Setup of harbor:
// cpu_pl
module  cpu_pl (
  input clk,
  input rst,
  output [7:0] imem_addr,
  input [31:0] imem_data,
  output [7:0] mem_req_addr,
  output mem_req_rw,
  output mem_req_valid,
  output [127:0] mem_data_write,
  input [127:0] mem_data_read,
  input mem_ready,
  output [7:0] io_addr,
  output [31:0] io_dout,
  output io_we,
  input [31:0] io_din
);
export LEC_CHECK = 0
export CAP_MARGIN = 20
export CELL_PAD_IN_SITES_DETAIL_PLACEMENT = 0
export CORE_MARGIN = 2
export CORE_UTILIZATION = 15
export CTS_CLUSTER_DIAMETER = 390
export GPL_ROUTABILITY_DRIVEN = 0
export GPL_TIMING_DRIVEN = 1
export HOLD_SLACK_MARGIN = 0.24
export MAX_ROUTING_LAYER = met5
export SETUP_SLACK_MARGIN = 2.72
export SLEW_MARGIN = 20
export TNS_END_PERCENT = 5
create_clock -name core_clock -period 9.5 [get_ports {clk}]
run.sh (not shown) runs the stock make flow with config.mk's settings and CLKGATE_MAP_FILE=.
harbor: PASS, flow complete, no timing, DRC or antenna violations
[inputs] indigo vs harbor
# harbor
export LEC_CHECK = 0
export CAP_MARGIN = 20
export CELL_PAD_IN_SITES_DETAIL_PLACEMENT = 0
export CORE_MARGIN = 2
export CORE_UTILIZATION = 15
export CTS_CLUSTER_DIAMETER = 390
export GPL_ROUTABILITY_DRIVEN = 0
export GPL_TIMING_DRIVEN = 1
export HOLD_SLACK_MARGIN = 0.24
export MAX_ROUTING_LAYER = met5
export SETUP_SLACK_MARGIN = 2.72
export SLEW_MARGIN = 20
export TNS_END_PERCENT = 5
create_clock -name core_clock -period 9.5 [get_ports {clk}]
# indigo
export LEC_CHECK = 0
export CAP_MARGIN = 20
export CORE_MARGIN = 2
export CORE_UTILIZATION = 40
export SLEW_MARGIN = 20
create_clock -name core_clock -period 9.1 [get_ports {clk}]
- Going from harbor to indigo, the number of gates on the worst path with buffers counted was found to have gone down by 14%.
- [compare] base=harbor new=indigo: portion of total power attributed to combinational logic dropped 0.5 points, final critical-path setup slack fell 1.44 ns.
- Per the comparison of indigo with harbor, sequential cell fraction of total power down 0.2 points, total wire length after detailed routing down about 6%, clock power up about 7%.
The following lists how garnet was set up differently from indigo:
# indigo
export LEC_CHECK = 0
export CAP_MARGIN = 20
export CORE_MARGIN = 2
export CORE_UTILIZATION = 40
export SLEW_MARGIN = 20
create_clock -name core_clock -period 9.1 [get_ports {clk}]
# garnet
export LEC_CHECK = 0
export CAP_MARGIN = 20
export CORE_MARGIN = 2
export CORE_UTILIZATION = 72
export CTS_CLUSTER_DIAMETER = 363
export CTS_CLUSTER_SIZE = 99
export SETUP_SLACK_MARGIN = 1.55
export SLEW_MARGIN = 20
export TNS_END_PERCENT = 5
create_clock -name core_clock -period 5.18 [get_ports {clk}]
--- outcome ---
- Status(garnet) = ERROR, stage = global routing
- garnet ended with less die extent in x than indigo.
- indigo → garnet: number of buffers on the longest clock path lost 1, core outline area lost 130,000 µm², number of rows created at floorplan lost about 25%, total placed cells including tap cells lost 1,422.
- garnet -> indigo: synthesized area per cell delta 0, exact match
- | number of H-tree levels | higher: indigo |
- Compared with indigo, garnet shows a higher initial standard-cell utilization of the core.
- Measured against each other, indigo and garnet differ in area enclosed by the die boundary, the higher figure coming from indigo.
## Diff of input files: fjord against garnet
# garnet
export LEC_CHECK = 0
export CAP_MARGIN = 20
export CORE_MARGIN = 2
export CORE_UTILIZATION = 72
export CTS_CLUSTER_DIAMETER = 363
export CTS_CLUSTER_SIZE = 99
export SETUP_SLACK_MARGIN = 1.55
export SLEW_MARGIN = 20
export TNS_END_PERCENT = 5
create_clock -name core_clock -period 5.18 [get_ports {clk}]
# fjord
export LEC_CHECK = 0
export CAP_MARGIN = 20
export CORE_MARGIN = 2
export CORE_UTILIZATION = 66
export CTS_CLUSTER_SIZE = 55
export HOLD_SLACK_MARGIN = 0.28
export SETUP_SLACK_MARGIN = 1.34
export SLEW_MARGIN = 0
create_clock -name core_clock -period 5.13 [get_ports {clk}]
Notes after the runs:
- Every stage of fjord finished as expected; the final checks, on the other hand, flagged negative setup slack, which means the layout fails.
- Comparing garnet against fjord, there is no change at all in count of instantiated cells in the yosys netlist.
- Looking at post-detailed-placement half-perimeter wirelength, fjord sits below garnet.
- Looking at floorplan-stage core utilization, fjord sits below garnet.
- Async set-or-reset flop fraction in the synthesized netlist: garnet vs fjord identical
Edits applied to the flow inputs when going from fjord to cedar:
# fjord
export LEC_CHECK = 0
export CAP_MARGIN = 20
export CORE_MARGIN = 2
export CORE_UTILIZATION = 66
export CTS_CLUSTER_SIZE = 55
export HOLD_SLACK_MARGIN = 0.28
export SETUP_SLACK_MARGIN = 1.34
export SLEW_MARGIN = 0
create_clock -name core_clock -period 5.13 [get_ports {clk}]
# cedar
export LEC_CHECK = 0
export CAP_MARGIN = 20
export CORE_MARGIN = 2
export CORE_UTILIZATION = 72
export CTS_CLUSTER_DIAMETER = 363
export CTS_CLUSTER_SIZE = 98
export SETUP_SLACK_MARGIN = 1.24
export SLEW_MARGIN = 20
export TNS_END_PERCENT = 5
create_clock -name core_clock -period 5.35 [get_ports {clk}]
Notes after the runs:
cedar did not make it past global routing, where a tool error ended it. Per the comparison of cedar with fjord, area after synthesis roughly the same, chip width lower, worst setup slack before clock tree synthesis lower, post-cts repair resize count higher. As far as area share of and-or/or-and cells after synthesis goes, cedar and fjord are indistinguishable; the numbers are identical.

---

cpu_pl again, from the RTL that the note above started with.
clock: 9.5 ns
lec_check: 0
cap_margin: 20
core_margin: 2
core_utilization: 40
gpl_timing_driven: 0
hold_slack_margin: 0.24
slew_margin: 20
tns_end_percent: 5
The baseline finished with setup timing left.
Then changed:
CELL_PAD_IN_SITES_DETAIL_PLACEMENT = 0   (was not set)
CORE_UTILIZATION = 15   (was 40)
CTS_CLUSTER_DIAMETER = 301   (was not set)
GPL_ROUTABILITY_DRIVEN = 0   (was not set)
GPL_TIMING_DRIVEN = 1   (was 0)
MAX_ROUTING_LAYER = met5   (was not set)
MIN_ROUTING_LAYER = met2   (was not set)
PLACE_DENSITY_LB_ADDON = 0.02   (was not set)
SETUP_SLACK_MARGIN = 2.72   (was not set)
Outcome: The new run finished clean. Final cell count rose by 46%. Synthesized cell count does not change. Utilization fell by 29 points. Setup slack gets better by 1.6 ns. Cell area rose by 8.0%. Die area rose to 2.7 times its value. Wire length rose by 25%. Worst hold slack is about the same. Via count rose by 24%. Area after synthesis stays the same.
Then changed:
CELL_PAD_IN_SITES_DETAIL_PLACEMENT = not set   (was 0)
CORE_UTILIZATION = 71   (was 15)
CTS_CLUSTER_DIAMETER = not set   (was 301)
GPL_ROUTABILITY_DRIVEN = not set   (was 0)
HOLD_SLACK_MARGIN = not set   (was 0.24)
MAX_ROUTING_LAYER = met4   (was met5)
MIN_ROUTING_LAYER = not set   (was met2)
PLACE_DENSITY_LB_ADDON = not set   (was 0.02)
SETUP_SLACK_MARGIN = 0.37   (was 2.72)
TNS_END_PERCENT = not set   (was 5)
clock period = 5.88 ns   (was 9.5 ns; I/O delays follow)
The changed run ended with an error in global routing.
Area after synthesis does not change.
Synthesized cell count stays the same.
Die size is lower by 79%.
Then changed:
CORE_UTILIZATION = 58   (was 71)
MAX_ROUTING_LAYER = not set   (was met4)
PLACE_DENSITY = 0.7   (was not set)
SETUP_SLACK_MARGIN = not set   (was 0.37)
clock period = 5.15 ns   (was 5.88 ns; I/O delays follow)
The changed run completed and failed the layout checks on setup timing.
Area after synthesis is unchanged.
Die size grows by 22%.
Synthesized cell count is unchanged.
Then changed:
CORE_UTILIZATION = 72   (was 58)
CTS_CLUSTER_DIAMETER = 363   (was not set)
CTS_CLUSTER_SIZE = 99   (was not set)
GPL_TIMING_DRIVEN = not set   (was 1)
PLACE_DENSITY = not set   (was 0.7)
PLACE_DENSITY_LB_ADDON = 0.02   (was not set)
TNS_END_PERCENT = 5   (was not set)
clock period = 5.18 ns   (was 5.15 ns; I/O delays follow)
After rerunning: With this change the flow ended with an error in global routing with GRT-0116. Die size fell by about a fifth. Synthesized cell count is unchanged. Area after synthesis does not change.
Then changed:
CORE_UTILIZATION = 56   (was 72)
CTS_CLUSTER_DIAMETER = not set   (was 363)
CTS_CLUSTER_SIZE = not set   (was 99)
PLACE_DENSITY_LB_ADDON = not set   (was 0.02)
TNS_END_PERCENT = not set   (was 5)
After rerunning: The changed run produced a layout that fails on setup timing. Die size climbs by a quarter to a third. Synthesized area does not change. Synthesized cell count does not change.

---

cpu_pl again, from the RTL that the note above started with.
export LEC_CHECK = 0
export ABC_AREA = 0
export CAP_MARGIN = 20
export CORE_ASPECT_RATIO = 1.34
export CORE_MARGIN = 3
export CORE_UTILIZATION = 31
export GPL_ROUTABILITY_DRIVEN = 1
export GPL_TIMING_DRIVEN = 0
export PLACE_DENSITY_LB_ADDON = 0.1
export SETUP_SLACK_MARGIN = 0.81
export SLEW_MARGIN = 15
export TNS_END_PERCENT = 35
create_clock -name core_clock -period 6.56 [get_ports {clk}]
The starting point finished with negative setup slack left.
Change:
Settings changed: ABC_AREA 0 to default, CORE_ASPECT_RATIO 1.34 to default, CORE_MARGIN 3 to 2, CORE_UTILIZATION 31 to 71, CTS_CLUSTER_DIAMETER from default to 98, CTS_CLUSTER_SIZE from default to 34, GPL_ROUTABILITY_DRIVEN 1 to default, GPL_TIMING_DRIVEN 0 to default, PLACE_DENSITY_LB_ADDON 0.1 to default, SETUP_SLACK_MARGIN 0.81 to 2.23, SLEW_MARGIN 15 to 20, TNS_END_PERCENT 35 to default.
Clock period 6.56 ns to 7.97 ns, I/O delays scaled along.
After rerunning: Now the flow ended with an error in global routing (5_1_grt) (ODB-0269); die area shrinks by well over a third; synthesized cell count does not change; synthesized area is unchanged.
Change:
Settings changed: CELL_PAD_IN_SITES_DETAIL_PLACEMENT from default to 0, CORE_UTILIZATION 71 to 40, CTS_CLUSTER_DIAMETER 98 to default, CTS_CLUSTER_SIZE 34 to default, GPL_ROUTABILITY_DRIVEN from default to 0, GPL_TIMING_DRIVEN from default to 1, HOLD_SLACK_MARGIN from default to 0.24, MAX_ROUTING_LAYER from default to met4, SETUP_SLACK_MARGIN 2.23 to 2.72, TNS_END_PERCENT from default to 5.
Clock period 7.97 ns to 9.5 ns, I/O delays scaled along.
=>
- This time the run went through all stages and came out clean
- synthesized cell count is unchanged
- synthesized area is unchanged
- die area rises by 77%
Change:
Settings changed: CELL_PAD_IN_SITES_DETAIL_PLACEMENT 0 to default, GPL_ROUTABILITY_DRIVEN 0 to default, GPL_TIMING_DRIVEN 1 to default, HOLD_SLACK_MARGIN 0.24 to default, MAX_ROUTING_LAYER met4 to default, SETUP_SLACK_MARGIN 2.72 to default, TNS_END_PERCENT 5 to default.
Clock period 9.5 ns to 12.6 ns, I/O delays scaled along.
Final cell count came out lower by about 1.3%.
Sequential share of layout area came out higher by 0.95 points.
Via count came out lower by about 1.3%.
Routed wire length came out higher by about 2%.
Hold slack is about the same.
Cell area came out lower by about 2%.
Clock power came out lower by about 24%.
Power figures rest on the tool's default switching activity, not on a simulated workload.
